Design pixel_generation, start of the top module:
module pixel_generation(
    input clk,                               
    input reset,                             
    input video_on,                          
    input [9:0] x, y,    
    input KEY_UP, KEY_DOWN, KEY_LEFT, KEY_RIGHT,
    output reg [11:0] rgb                    
    );
For scale: ~34 flip-flops, about 39 I/O pins.
make LEC_CHECK=0 ABC_AREA=1 CAP_MARGIN=15 CORE_MARGIN=7 CORE_UTILIZATION=72 CTS_CLUSTER_DIAMETER=398 CTS_CLUSTER_SIZE=72 MAX_ROUTING_LAYER=met4 MIN_ROUTING_LAYER=met1 SETUP_SLACK_MARGIN=-0.14 SLEW_MARGIN=0 TNS_END_PERCENT=70 finish   # period 4.38 ns
run.sh (not shown) runs the stock make flow with config.mk's settings and CLKGATE_MAP_FILE=.
The first run ended with an error in global routing, error GRT-0116.
Edit:
CAP_MARGIN = 20   (was 15)
CTS_CLUSTER_DIAMETER = 28   (was 398)
SETUP_SLACK_MARGIN = 0.41   (was -0.14)
SLEW_MARGIN = 20   (was 0)
clock period = 3.47 ns   (was 4.38 ns; I/O delays follow)
Effect: With this change the flow died in clock tree synthesis on DPL-0038. Die area is unchanged. Area after synthesis stays the same. Synthesized cell count is unchanged.
Edit:
CAP_MARGIN = 15   (was 20)
CTS_CLUSTER_DIAMETER = 247   (was 28)
SETUP_SLACK_MARGIN = 1.16   (was 0.41)
SLEW_MARGIN = 0   (was 20)
clock period = 5.85 ns   (was 3.47 ns; I/O delays follow)
=>
- Now the flow stopped in global routing
- area after synthesis stays the same
- die area does not change
- synthesized cell count stays the same
Edit:
ABC_AREA = unset   (was 1)
CAP_MARGIN = 20   (was 15)
CORE_UTILIZATION = 63   (was 72)
CTS_CLUSTER_SIZE = 100   (was 72)
SETUP_SLACK_MARGIN = 0.16   (was 1.16)
SLEW_MARGIN = 20   (was 0)
TNS_END_PERCENT = 5   (was 70)
clock period = 6.62 ns   (was 5.85 ns; I/O delays follow)
Effect: The changed run passed the timing, design-rule and antenna checks; synthesized cell count drops by 22%; die size climbs by 15%; synthesized area climbs by 1.9%.
Edit:
CORE_MARGIN = 2   (was 7)
CORE_UTILIZATION = 66   (was 63)
CTS_CLUSTER_DIAMETER = unset   (was 247)
CTS_CLUSTER_SIZE = unset   (was 100)
MIN_ROUTING_LAYER = unset   (was met1)
SETUP_SLACK_MARGIN = unset   (was 0.16)
TNS_END_PERCENT = unset   (was 5)
clock period = 9.58 ns   (was 6.62 ns; I/O delays follow)
Effect: Synthesized area does not change. Flip-flop count does not change. Wire length goes down by a few percent.


Setup of north:
Starting RTL as in the previous note.
export LEC_CHECK = 0
export CAP_MARGIN = 20
export CORE_MARGIN = 2
export CORE_UTILIZATION = 72
export CTS_CLUSTER_SIZE = 32
export HOLD_SLACK_MARGIN = 0.29
export PLACE_DENSITY_LB_ADDON = 0.0
export SETUP_SLACK_MARGIN = 0.87
export SLEW_MARGIN = 20
create_clock -name core_clock -period 6.02 [get_ports {clk}]
Stage in which a tool error killed north: 5_1_grt.
#### Input delta (south over north)
- CTS_CLUSTER_SIZE no longer set, was 32
- CORE_UTILIZATION now 57, was 72
- PLACE_DENSITY_LB_ADDON no longer set, was 0.0
- SETUP_SLACK_MARGIN no longer set, was 0.87
- HOLD_SLACK_MARGIN no longer set, was 0.29
- the clock period (ns, I/O delays scaled along) now 8.35, was 6.02
Findings:
- south | status: complete | timing, DRC, antenna: pass
- Area fraction in and, or, nand and nor cells came out exactly the same in north and south.
- south against north: total die area went up about 25%, core area went up about 27%, instance area at placement went down about 5%, average cell area after synthesis held.
- Die height (north / south): 0.893
- north -> south: synthesized netlist cell count delta 0, exact match
- south: number of post-CTS setup repair buffers lower than north
- In the metrics for north and south, the one carrying the lower floorplan core density is south.
What east does differently from south at the input level:
- a change of CORE_UTILIZATION from 57 to 29
- a change of the clock period (ns, I/O delays scaled along) from 8.35 to 14.6
Results
Going from south to east, via count of the first global-routing pass shrank slightly.
The launch point of the worst path comes out y[3] in one run and x[2] in the other, namely in east and south respectively.
Sort east and south by fraction of area in non-clock buffers, descending, and south comes first.
Delta (east minus south): count of clock-buffer cells in the layout flat; clock-pin slew on the worst setup and hold paths flat; final cell area excluding filler cells up 1.2%.
east ended with every stage complete and zero timing, DRC or antenna violations.
Relative to east, the following input files were edited for west:
- CORE_UTILIZATION changed from 29 to 60
- the clock period (ns, I/O delays scaled along) changed from 14.6 to 5.0
==> results <==
In west the implementation completed, yet the final layout does not meet the checks, the culprit being negative setup slack.
Synthesized area per cell: east vs west identical
Taking east as 1.0, west lands at 0.33 on number of inserted filler cells in the final layout.
In the tables for west and east, post-route clock period utilization reads higher with west.


== run A ==
pixel_generation again, from the RTL that the note above started with.
clock: 9.57 ns
lec_check: 0
cap_margin: 15
cell_pad_in_sites_global_placement: 1
core_aspect_ratio: 0.91
core_margin: 2
core_utilization: 40
cts_cluster_diameter: 270
cts_cluster_size: 44
hold_slack_margin: -0.01
place_density_lb_addon: 0.13
setup_slack_margin: -0.73
slew_margin: 20
tns_end_percent: 55
Inputs modified between run A and run B:
==> flow/config.mk <==
export PLATFORM = sky130hd
export DESIGN_NAME = pixel_generation
export DESIGN_NICKNAME = pixel_generation
export VERILOG_FILES = /design/flow/design.v
export SDC_FILE = /design/flow/constraint.sdc
export NUM_CORES = 4
export LEC_CHECK = 0
export CAP_MARGIN = 20
export CORE_MARGIN = 2
export CORE_UTILIZATION = 40
export SETUP_SLACK_MARGIN = 2.45
export SLEW_MARGIN = 20
==> flow/constraint.sdc <==
create_clock -name core_clock -period 8.71 [get_ports {clk}]
set_input_delay 1.7420 -clock core_clock [delete_from_list [all_inputs] [get_ports {clk}]]
set_output_delay 1.7420 -clock core_clock [all_outputs]
set_load 0.01 [all_outputs]
==> results <==
Run B was carried through to the last stage, and its layout satisfied the timing, design-rule and antenna checks. Run B: layout overhead on the synthesized area higher than run A. Total non-filler cell area in the finished layout | run B above run A. On non-clock buffer instance count of the final layout, the higher figure sits with run B, not run A. Compared with run A, run B shows a routability-driven placement congestion ratio that is 9.2% higher. Run A has higher worst hold slack than run B. Looking at run A and run B, the die size is a wash. Compared with run A, in run B logic gate fraction of the total cell area went down 1.8 points.
Input-level comparison between run C and run B:
-- flow/config.mk --
<<< run B, line 9
export CORE_MARGIN = 2
export CORE_UTILIZATION = 40
export SETUP_SLACK_MARGIN = 2.45
export SLEW_MARGIN = 20
>>> run C, line 9
export CORE_MARGIN = 2
export CORE_UTILIZATION = 66
export CTS_CLUSTER_DIAMETER = 398
export CTS_CLUSTER_SIZE = 99
export SLEW_MARGIN = 20
==> flow/constraint.sdc <==
create_clock -name core_clock -period 7.29 [get_ports {clk}]
set_input_delay 1.4580 -clock core_clock [delete_from_list [all_inputs] [get_ports {clk}]]
set_output_delay 1.4580 -clock core_clock [all_outputs]
set_load 0.01 [all_outputs]
Findings:
Violation count after the first detailed-routing iteration (run B / run C): 0.74. Run B -> run C: proportion of synthesized area in mux cells delta 0, exact match. Flop share of the area sits higher in run C than in run B. Relative to run B, height of the die has gone down in run C. Multi-input gate share of the layout cell area: run C vs run B up 1.9 points. Comparing non-clock buffer count for run B and run C, the smaller number came from run C.
Inputs modified between run C and run D:
-- flow/config.mk --
<<< run C, line 9
export CORE_MARGIN = 2
export CORE_UTILIZATION = 66
export CTS_CLUSTER_DIAMETER = 398
export CTS_CLUSTER_SIZE = 99
export SLEW_MARGIN = 20
>>> run D, line 9
export CORE_MARGIN = 2
export CORE_UTILIZATION = 40
export SLEW_MARGIN = 20
==> flow/constraint.sdc <==
create_clock -name core_clock -period 10.0 [get_ports {clk}]
set_input_delay 2.0000 -clock core_clock [delete_from_list [all_inputs] [get_ports {clk}]]
set_output_delay 2.0000 -clock core_clock [all_outputs]
set_load 0.01 [all_outputs]
[summary]
Between run C and run D, the flow reports total non-filler cell area in the finished layout decreasing slightly.
Run D against run C; HPWL after detailed placement is up by more than 10%.
